// testSlave
module testSlave(input clk, input reset,
    input  S_AXI_RREADY,
    output S_AXI_RVALID,
    output[5:0] S_AXI_RID,
    output[31:0] S_AXI_RDATA,
    output[1:0] S_AXI_RRESP,
    output S_AXI_RLAST,
    output S_AXI_ARREADY,
    input  S_AXI_ARVALID,
    input [5:0] S_AXI_ARID,
    input [5:0] S_AXI_ARADDR,
    input [7:0] S_AXI_ARLEN,
    input [2:0] S_AXI_ARSIZE,
    input [1:0] S_AXI_ARBURST,
    output S_AXI_WREADY,
    input  S_AXI_WVALID,
    input [31:0] S_AXI_WDATA,
    input [3:0] S_AXI_WSTRB,
    input  S_AXI_WLAST,
    output S_AXI_AWREADY,
    input  S_AXI_AWVALID,
    input [5:0] S_AXI_AWID,
    input [5:0] S_AXI_AWADDR,
    input [7:0] S_AXI_AWLEN,
    input [2:0] S_AXI_AWSIZE,
    input [1:0] S_AXI_AWBURST,
    input  S_AXI_BREADY,
    output S_AXI_BVALID,
    output[5:0] S_AXI_BID,
    output[1:0] S_AXI_BRESP
);
  reg [1:0] axi_bresp;
  wire[1:0] T0;
  wire[1:0] T1;
  wire T2;
  wire T3;
  wire T4;
  wire T5;
  wire T6;
  reg  axi_bvalid;
  wire T7;
  wire T8;
  wire T9;
  wire T10;
  wire T11;
  wire T12;
  wire T13;
  wire T14;
  wire T15;
  reg  axi_wready;
  wire T16;
  wire T17;
  wire T18;
  wire T19;
  wire T20;
  wire T21;
  wire T22;
  wire T23;
  wire T24;
  wire T25;
  wire T26;
  wire T27;
  wire T28;
  reg  axi_awv_awr_flag;
  wire T29;
  wire T30;
  wire T31;
  wire T32;
  wire T33;
  wire T34;
  wire T35;
  reg  axi_arv_arr_flag;
  wire T36;
  ...
clock: 1.74 ns
lec_check: 0
cap_margin: 15
cell_pad_in_sites_detail_placement: 0
core_aspect_ratio: 1.31
core_margin: 2
core_utilization: 72
cts_cluster_diameter: 64
cts_cluster_size: 18
max_routing_layer: met4
place_density_lb_addon: 0.04
slew_margin: 35
tns_end_percent: 40
run.sh (not shown) runs the stock make flow with config.mk's settings and CLKGATE_MAP_FILE=.
The baseline never finished: it broke off in global routing, error ODB-0269.
Then changed:
Settings changed: CTS_CLUSTER_SIZE 18 to 15, PLACE_DENSITY from default to 0.44, PLACE_DENSITY_LB_ADDON 0.04 to default, SETUP_SLACK_MARGIN from default to 0.7, TNS_END_PERCENT 40 to 5.
Clock period 1.74 ns to 2.4 ns, I/O delays scaled along.
Outcome: The changed run finished with timing, DRC and antenna clean. Area after synthesis stays the same. Synthesized cell count does not change. Die size is unchanged.
Then changed:
Settings changed: CTS_CLUSTER_SIZE 15 to 27, PLACE_DENSITY 0.44 to 0.66, SETUP_SLACK_MARGIN 0.7 to default, TNS_END_PERCENT 5 to 100.
Clock period 2.4 ns to 2.32 ns, I/O delays scaled along.
Now the flow produced a layout that fails on setup timing.
Combinational power barely changes.
Count of clock-buffer cells in the layout came out lower by 12.
Hold slack degrades by 0.030 ns.
Power grows by 2.0%.
Then changed:
Settings changed: CAP_MARGIN 15 to 20, CELL_PAD_IN_SITES_DETAIL_PLACEMENT 0 to default, CORE_ASPECT_RATIO 1.31 to default, CTS_CLUSTER_DIAMETER 64 to default, CTS_CLUSTER_SIZE 27 to 41, MAX_ROUTING_LAYER met4 to default, PLACE_DENSITY 0.66 to 0.65, SLEW_MARGIN 35 to 20, TNS_END_PERCENT 100 to default.
Clock period 2.32 ns to 1.67 ns, I/O delays scaled along.
The new run finished but fails on setup timing.
Hold slack degrades by 0.17 ns.
Cell count rose by 7.9%.
Setup slack degrades by 1.2 ns.
Maximum frequency fell by about 18%.
Routed wire length rose by 53%.
Area after synthesis stays the same.
Sequential cell count is unchanged.
Global-route usage rose by 10 points.
Then changed:
Settings changed: CORE_UTILIZATION 72 to 65, CTS_CLUSTER_SIZE 41 to default, PLACE_DENSITY 0.65 to 0.6.
=>
- The changed run ran to the end with violations: setup timing
- flip-flop count does not change
- synthesized area stays the same
- sequential share of layout area is higher by 2.5 points
- worst hold slack gets better by 0.12 ns
- sequential power is about the same
- clock skew is lower by 0.026 ns
- power is lower by about 6.5%
- core utilization is lower by 13 points
Then changed:
Settings changed: CAP_MARGIN 20 to 40, CORE_UTILIZATION 65 to 72, CTS_CLUSTER_SIZE from default to 37, PLACE_DENSITY 0.6 to 0.35, SETUP_SLACK_MARGIN from default to 0.4.
What happened: The new run stopped in global routing. Area after synthesis stays the same. Die area fell by 9.5%. Synthesized cell count does not change.


Starting RTL as in the previous note.
export LEC_CHECK = 0
export CAP_MARGIN = 15
export CELL_PAD_IN_SITES_DETAIL_PLACEMENT = 0
export CORE_ASPECT_RATIO = 0.52
export CORE_MARGIN = 2
export CORE_UTILIZATION = 72
export CTS_CLUSTER_DIAMETER = 64
export CTS_CLUSTER_SIZE = 29
export MAX_ROUTING_LAYER = met4
export PLACE_DENSITY_LB_ADDON = 0.01
export SETUP_SLACK_MARGIN = 0.55
export SLEW_MARGIN = 35
export TNS_END_PERCENT = 40
create_clock -name core_clock -period 1.9 [get_ports {clk}]
The baseline failed in global routing.
Rerun with:
- CORE_ASPECT_RATIO: 0.52 -> 1.31
- CTS_CLUSTER_SIZE: 29 -> 18
- PLACE_DENSITY: default -> 0.67
- PLACE_DENSITY_LB_ADDON: 0.01 -> default
- clock period: 1.9 -> 2.73 ns (I/O delays scaled with it)
Result:
- With this change the flow passed the timing, design-rule and antenna checks
- area after synthesis is unchanged
- die size stays flat
- synthesized cell count does not change
Rerun with:
- CORE_ASPECT_RATIO: 1.31 -> 0.52
- CTS_CLUSTER_SIZE: 18 -> 54
- PLACE_DENSITY: 0.67 -> default
- PLACE_DENSITY_LB_ADDON: default -> 0.01
- SETUP_SLACK_MARGIN: 0.55 -> 0.7
- clock period: 2.73 -> 2.4 ns (I/O delays scaled with it)
The changed run never finished: it broke off in global routing (ODB-0269).
Area after synthesis stays the same.
Die size is about the same.
Synthesized cell count is unchanged.
Rerun with:
- CORE_ASPECT_RATIO: 0.52 -> 1.31
- CORE_UTILIZATION: 72 -> 68
- CTS_CLUSTER_SIZE: 54 -> 18
- SETUP_SLACK_MARGIN: 0.7 -> 0.55
- clock period: 2.4 -> 1.9 ns (I/O delays scaled with it)
Result: This time the run produced a layout that fails on negative setup slack; die area is higher by 5.6%; area after synthesis stays the same; synthesized cell count stays the same.
No activity file was given, so power comes from the tool's default toggle rates.
